## decode
module decode(
	clk		,
	rst_n		,
	data_in	,
	data_out	
	);
	input clk;
	input rst_n;
	input [1:0] data_in;	 
	output reg data_out;
	wire [1:0] dis_00,dis_01,dis_10,dis_11;
	wire [31:0] add_1,add_2,add_3,add_4,add_5,add_6,add_7,add_8;
	reg [9:0]	path_s0,path_s1,path_s2,path_s3;   
	reg [31:0]	dis_s0,dis_s1,dis_s2,dis_s3;
	reg [19:0]count_clear;
	assign dis_00=data_in[1]+data_in[0];
	assign dis_01=data_in[1]+(data_in[0]^1'b1);
	assign dis_10=(data_in[1]^1'b1)+data_in[0];
	assign dis_11=(data_in[1]^1'b1)+(data_in[0]^1'b1);
	always @(posedge clk or negedge rst_n)
		if (rst_n==1'b0)
			count_clear<=20'b0;
		else if (count_clear>=20'd50000)
			count_clear<=20'b0;
		else
			count_clear<=count_clear+1'b1;
	assign add_1=dis_00+dis_s0;  
	assign add_2=dis_11+dis_s2;
	always @(posedge clk or negedge rst_n)
	begin
		if (rst_n==1'b0) 
			begin
				path_s0=10'b0;
				dis_s0=32'b0;
			end
		else if (count_clear==20'd50000)
			begin
				path_s0=10'b0;
				dis_s0=32'b0;
			end
		else if (add_1<=add_2)
			begin
				path_s0<={path_s0[8:0],1'b0};
				dis_s0<=add_1;
			end
		else 
			begin
				path_s0<={path_s2[8:0],1'b0};
				dis_s0<=add_2;
			end
	end
	assign add_3=dis_11+dis_s0;
	assign add_4=dis_00+dis_s2;
	always @(posedge clk or negedge rst_n)
	begin
		if (rst_n==1'b0) 
			begin
				path_s1=10'b0;
				dis_s1=32'b0;
			end
		else if (count_clear==20'd50000)
			begin
				path_s1=10'b0;
				dis_s1=32'b0;
			end
		else if (add_3<=add_4)
			begin
				path_s1<={path_s0[8:0],1'b1};
				dis_s1<=add_3;
			end
		else 
			begin
				path_s1<={path_s2[8:0],1'b1};
				dis_s1<=add_4;
			end
	end
	assign add_5=dis_01+dis_s1;
	assign add_6=dis_10+dis_s3;
	always @(posedge clk or negedge rst_n)
	begin
		if (rst_n==1'b0)
			begin
				path_s2=10'b0;
				dis_s2=32'b0;
			end
  ...
For scale: roughly 2300 cells after synthesis, roughly 180 flip-flops, about 5 I/O pins, about 19000 µm² of cells after synthesis.
Settings: LEC_CHECK=0, CAP_MARGIN=20, CORE_ASPECT_RATIO=0.87, CORE_MARGIN=2, CORE_UTILIZATION=40, CTS_CLUSTER_DIAMETER=397, CTS_CLUSTER_SIZE=98, PLACE_DENSITY=0.39, SLEW_MARGIN=20; clock period 6.0 ns.
run.sh (not shown) runs the stock make flow with config.mk's settings and CLKGATE_MAP_FILE=.
==> next run, changes <==
--- a/flow/config.mk
+++ b/flow/config.mk
@@ -7,6 +7,6 @@
 export LEC_CHECK = 0
-export CAP_MARGIN = 20
+export CAP_MARGIN = 0
 export CORE_ASPECT_RATIO = 0.87
 export CORE_MARGIN = 2
-export CORE_UTILIZATION = 40
+export CORE_UTILIZATION = 61
 export CTS_CLUSTER_DIAMETER = 397
@@ -14,2 +14,4 @@
 export PLACE_DENSITY = 0.39
-export SLEW_MARGIN = 20
+export SETUP_SLACK_MARGIN = -0.14
+export SLEW_MARGIN = 40
+export TNS_END_PERCENT = 25
=>
- register-to-register slack improved by 0.27 ns
- sequential cell count stays the same
- non-clock buffer count falls by 23
- first-iteration DRC count rises by 40%
- setup slack improved by 0.014 ns
==> next run, changes <==
==> flow/config.mk (replaced) <==
export PLATFORM = sky130hd
export DESIGN_NAME = decode
export DESIGN_NICKNAME = decode
export VERILOG_FILES = /design/flow/design.v
export SDC_FILE = /design/flow/constraint.sdc
export NUM_CORES = 4
export LEC_CHECK = 0
export CAP_MARGIN = 35
export CELL_PAD_IN_SITES_GLOBAL_PLACEMENT = 3
export CORE_MARGIN = 10
export CORE_UTILIZATION = 40
export CTS_CLUSTER_DIAMETER = 339
export CTS_CLUSTER_SIZE = 98
export PLACE_DENSITY = 0.41
export SLEW_MARGIN = 20
=>
- core utilization shrinks by 23 points
- register-to-register slack loses 0.16 ns
- sequential cell count does not change
- non-clock buffer count rose by 31
- final area went up by a few percent
==> next run, changes <==
==> flow/config.mk (replaced) <==
export PLATFORM = sky130hd
export DESIGN_NAME = decode
export DESIGN_NICKNAME = decode
export VERILOG_FILES = /design/flow/design.v
export SDC_FILE = /design/flow/constraint.sdc
export NUM_CORES = 4
export LEC_CHECK = 0
export CAP_MARGIN = 35
export CELL_PAD_IN_SITES_GLOBAL_PLACEMENT = 1
export CORE_MARGIN = 3
export CORE_UTILIZATION = 40
export CTS_CLUSTER_DIAMETER = 195
export CTS_CLUSTER_SIZE = 28
export HOLD_SLACK_MARGIN = 0.18
export SETUP_SLACK_MARGIN = 0.89
export SLEW_MARGIN = 15
Outcome: The new run finished with timing, DRC and antenna clean; final area climbs by 5.4%; wire length grows by 4.1%; synthesized area is unchanged; clock-buffer cell count does not change; setup slack improved by 0.85 ns.
==> next run, changes <==
==> flow/config.mk (replaced) <==
export PLATFORM = sky130hd
export DESIGN_NAME = decode
export DESIGN_NICKNAME = decode
export VERILOG_FILES = /design/flow/design.v
export SDC_FILE = /design/flow/constraint.sdc
export NUM_CORES = 4
export LEC_CHECK = 0
export CAP_MARGIN = 20
export CELL_PAD_IN_SITES_GLOBAL_PLACEMENT = 1
export CORE_ASPECT_RATIO = 0.5
export CORE_MARGIN = 2
export CORE_UTILIZATION = 40
export CTS_CLUSTER_DIAMETER = 339
export CTS_CLUSTER_SIZE = 98
export PLACE_DENSITY = 0.82
export SLEW_MARGIN = 20
=> Worst setup slack gets worse by 0.88 ns; via count is about the same; clock skew is about the same; synthesized cell count does not change; wire length went down by 11%; count of clock-buffer cells in the layout went up by 1.
==> next run, changes <==
==> flow/config.mk (replaced) <==
export PLATFORM = sky130hd
export DESIGN_NAME = decode
export DESIGN_NICKNAME = decode
export VERILOG_FILES = /design/flow/design.v
export SDC_FILE = /design/flow/constraint.sdc
export NUM_CORES = 4
export LEC_CHECK = 0
export CAP_MARGIN = 20
export CORE_ASPECT_RATIO = 0.87
export CORE_MARGIN = 7
export CORE_UTILIZATION = 61
export CTS_CLUSTER_DIAMETER = 397
export CTS_CLUSTER_SIZE = 98
export PLACE_DENSITY = 0.39
export SETUP_SLACK_MARGIN = -0.12
export SLEW_MARGIN = 40
export TNS_END_PERCENT = 25
Result: Cell count decreases by about 9%. Worst hold slack gets better by 0.040 ns. Synthesized cell count stays the same. Core utilization increases by 22 points. Wire length decreases by about 3%. Die area decreases by 27%. Via count increases by 0.83%. First-iteration DRC count increases by 7.4%. Register-to-register slack gets worse by 0.04 ns.
